==> flow/design.v (excerpt) <==
module fix_audio_ns(
	output reg ack, 
	output reg overflow, 
	output reg [16-1:0] tx_data, 
	input [16-1:0] rx_data, 
	input [16+16+16+4-1:0] conf, 
	input req, 
	input enable, 
	input rstn, clk 
);
reg [5:0] cst;
localparam
	st_error = (53^(53>>1)),
	st_done = (52^(52>>1)),
	st_vol = (51^(51>>1)), st_load_vol = (50^(50>>1)),
	st_vol_idle = (49^(49>>1)),
	st_kal_update_eec = (48^(48>>1)), st_kal_update_load_eec = (47^(47>>1)),
	st_kal_update_es = (46^(46>>1)), st_kal_update_load_es = (45^(45>>1)),
	st_kal_update_k = (44^(44>>1)),
	st_kal_update_k_load = (43^(43>>1)), st_kal_update_k_1 = (42^(42>>1)),
	st_kal_idle = (40^(40>>1)),
	st_lpf_y0 = (38^(38>>1)), st_lpf_a1 = (37^(37>>1)), 
	st_lpf_a6 = (36^(36>>1)), st_lpf_load_a6 = (35^(35>>1)), 
	st_lpf_a5 = (34^(34>>1)), st_lpf_load_a5 = (33^(33>>1)), 
	st_lpf_a4 = (32^(32>>1)), st_lpf_load_a4 = (31^(31>>1)), 
	st_lpf_a3 = (30^(30>>1)), st_lpf_load_a3 = (29^(29>>1)), 
	st_lpf_a2 = (28^(28>>1)), st_lpf_load_a2 = (27^(27>>1)), 
	st_lpf_b6 = (26^(26>>1)), st_lpf_load_b6 = (25^(25>>1)), 
	st_lpf_b5 = (24^(24>>1)), st_lpf_load_b5 = (23^(23>>1)), 
	st_lpf_b4 = (22^(22>>1)), st_lpf_load_b4 = (21^(21>>1)), 
	st_lpf_b3 = (20^(20>>1)), st_lpf_load_b3 = (19^(19>>1)), 
	st_lpf_b2 = (18^(18>>1)), st_lpf_load_b2 = (17^(17>>1)), 
	st_lpf_b1 = (16^(16>>1)), st_lpf_load_b1 = (15^(15>>1)), 
  ...
make LEC_CHECK=0 ABC_AREA=0 CAP_MARGIN=20 CORE_ASPECT_RATIO=1.19 CORE_MARGIN=2 CORE_UTILIZATION=48 CTS_CLUSTER_SIZE=54 MAX_ROUTING_LAYER=met4 MIN_ROUTING_LAYER=met1 PLACE_DENSITY_LB_ADDON=0.23 SETUP_SLACK_MARGIN=-2.0 SLEW_MARGIN=20 TNS_END_PERCENT=65 finish   # period 57.2 ns
run.sh (not shown) runs the stock make flow with config.mk's settings and CLKGATE_MAP_FILE=.
The baseline produced a layout that fails on setup timing.
Rerun with:
ABC_AREA = not set   (was 0)
CORE_ASPECT_RATIO = not set   (was 1.19)
CORE_UTILIZATION = 71   (was 48)
CTS_CLUSTER_SIZE = 35   (was 54)
MAX_ROUTING_LAYER = not set   (was met4)
MIN_ROUTING_LAYER = not set   (was met1)
PLACE_DENSITY_LB_ADDON = not set   (was 0.23)
SETUP_SLACK_MARGIN = not set   (was -2.0)
TNS_END_PERCENT = not set   (was 65)
clock period = 84.7 ns   (was 57.2 ns; I/O delays follow)
=> With this change the flow finished with timing, DRC and antenna clean; wire length decreases by 9.9%; worst setup slack gets better by 23000 ps; count of clock-buffer cells in the layout rises by 1; fmax drops by 6.0%.
Rerun with:
CORE_UTILIZATION = 40   (was 71)
CTS_CLUSTER_SIZE = not set   (was 35)
clock period = 90.0 ns   (was 84.7 ns; I/O delays follow)
Worst hold slack loses 6.9 ps.
Worst setup slack gains 2600 ps.
Count of clock-buffer cells in the layout goes up by 10.
Flip-flop count does not change.
Fmax goes down by 3.2%.
Register-to-register slack gains 2600 ps.
First-iteration DRC count goes down by 35%.
Routed wire length goes down by 2.8%.
Die size goes up by 76%.
Synthesized area does not change.
Rerun with:
ABC_AREA = 1   (was not set)
CORE_UTILIZATION = 57   (was 40)
CTS_CLUSTER_SIZE = 18   (was not set)
GPL_TIMING_DRIVEN = 1   (was not set)
MAX_ROUTING_LAYER = met4   (was not set)
PLACE_DENSITY_LB_ADDON = 0.07   (was not set)
SETUP_SLACK_MARGIN = 5.0   (was not set)
SLEW_MARGIN = 35   (was 20)
TNS_END_PERCENT = 15   (was not set)
The new run completed without violations; wire length drops slightly; die area decreases by a quarter to a third; cell area came out lower slightly; non-clock buffer count fell by 82; first-iteration DRC count came out higher by about a fifth.
Rerun with:
ABC_AREA = not set   (was 1)
CORE_UTILIZATION = 40   (was 57)
CTS_CLUSTER_SIZE = not set   (was 18)
GPL_TIMING_DRIVEN = not set   (was 1)
MAX_ROUTING_LAYER = not set   (was met4)
PLACE_DENSITY_LB_ADDON = not set   (was 0.07)
SETUP_SLACK_MARGIN = not set   (was 5.0)
SLEW_MARGIN = 20   (was 35)
TNS_END_PERCENT = not set   (was 15)
clock period = 86.2 ns   (was 90.0 ns; I/O delays follow)
After rerunning: The new run ran to the end with no violations. Global-route usage goes down by 12 points. Hold slack is better by 7.8 ps. Via count drops by a few percent. Synthesized cell count decreases by about a fifth. Non-clock buffer count rose by 164. Sequential share of layout area shrinks by 0.53 points.
Rerun with:
CORE_UTILIZATION = 57   (was 40)
clock period = 47.9 ns   (was 86.2 ns; I/O delays follow)
=> The new run ran to the end with violations: setup timing; routed wire length climbs by 24%; clock-buffer cell count came out lower by 8; synthesized area stays the same.


Starting RTL as in the previous note.
==> flow/design.v (excerpt) <==
module fix_audio_ns(
	output reg ack, 
	output reg overflow, 
	output reg [16-1:0] tx_data, 
	input [16-1:0] rx_data, 
	input [16+16+16+4-1:0] conf, 
	input req, 
	input enable, 
	input rstn, clk 
);
clock: 75.5 ns
lec_check: 0
abc_area: 1
cap_margin: 20
core_margin: 2
core_utilization: 72
cts_cluster_size: 18
gpl_timing_driven: 1
max_routing_layer: met4
place_density_lb_addon: 0.07
setup_slack_margin: 2.14
slew_margin: 35
tns_end_percent: 5
The starting point finished but failed the layout checks on setup timing.
==> next run, changes <==
- ABC_AREA: 1 -> default
- CTS_CLUSTER_SIZE: 18 -> default
- GPL_TIMING_DRIVEN: 1 -> default
- MAX_ROUTING_LAYER: met4 -> default
- PLACE_DENSITY_LB_ADDON: 0.07 -> 0.24
- SETUP_SLACK_MARGIN: 2.14 -> default
- SLEW_MARGIN: 35 -> 20
- TNS_END_PERCENT: 5 -> default
- clock period: 75.5 -> 86.0 ns (I/O delays scaled with it)
The new run passed the timing, DRC and antenna checks.
Worst setup slack is better by 5.3 ns.
Worst hold slack is better by 0.0094 ns.
Clock skew came out lower by 0.023 ns.
Core utilization came out lower by 2.8 points.
Fmax came out lower by 6.3%.
Final area came out lower by 4.8%.
Global-route usage came out lower by 1.4 points.
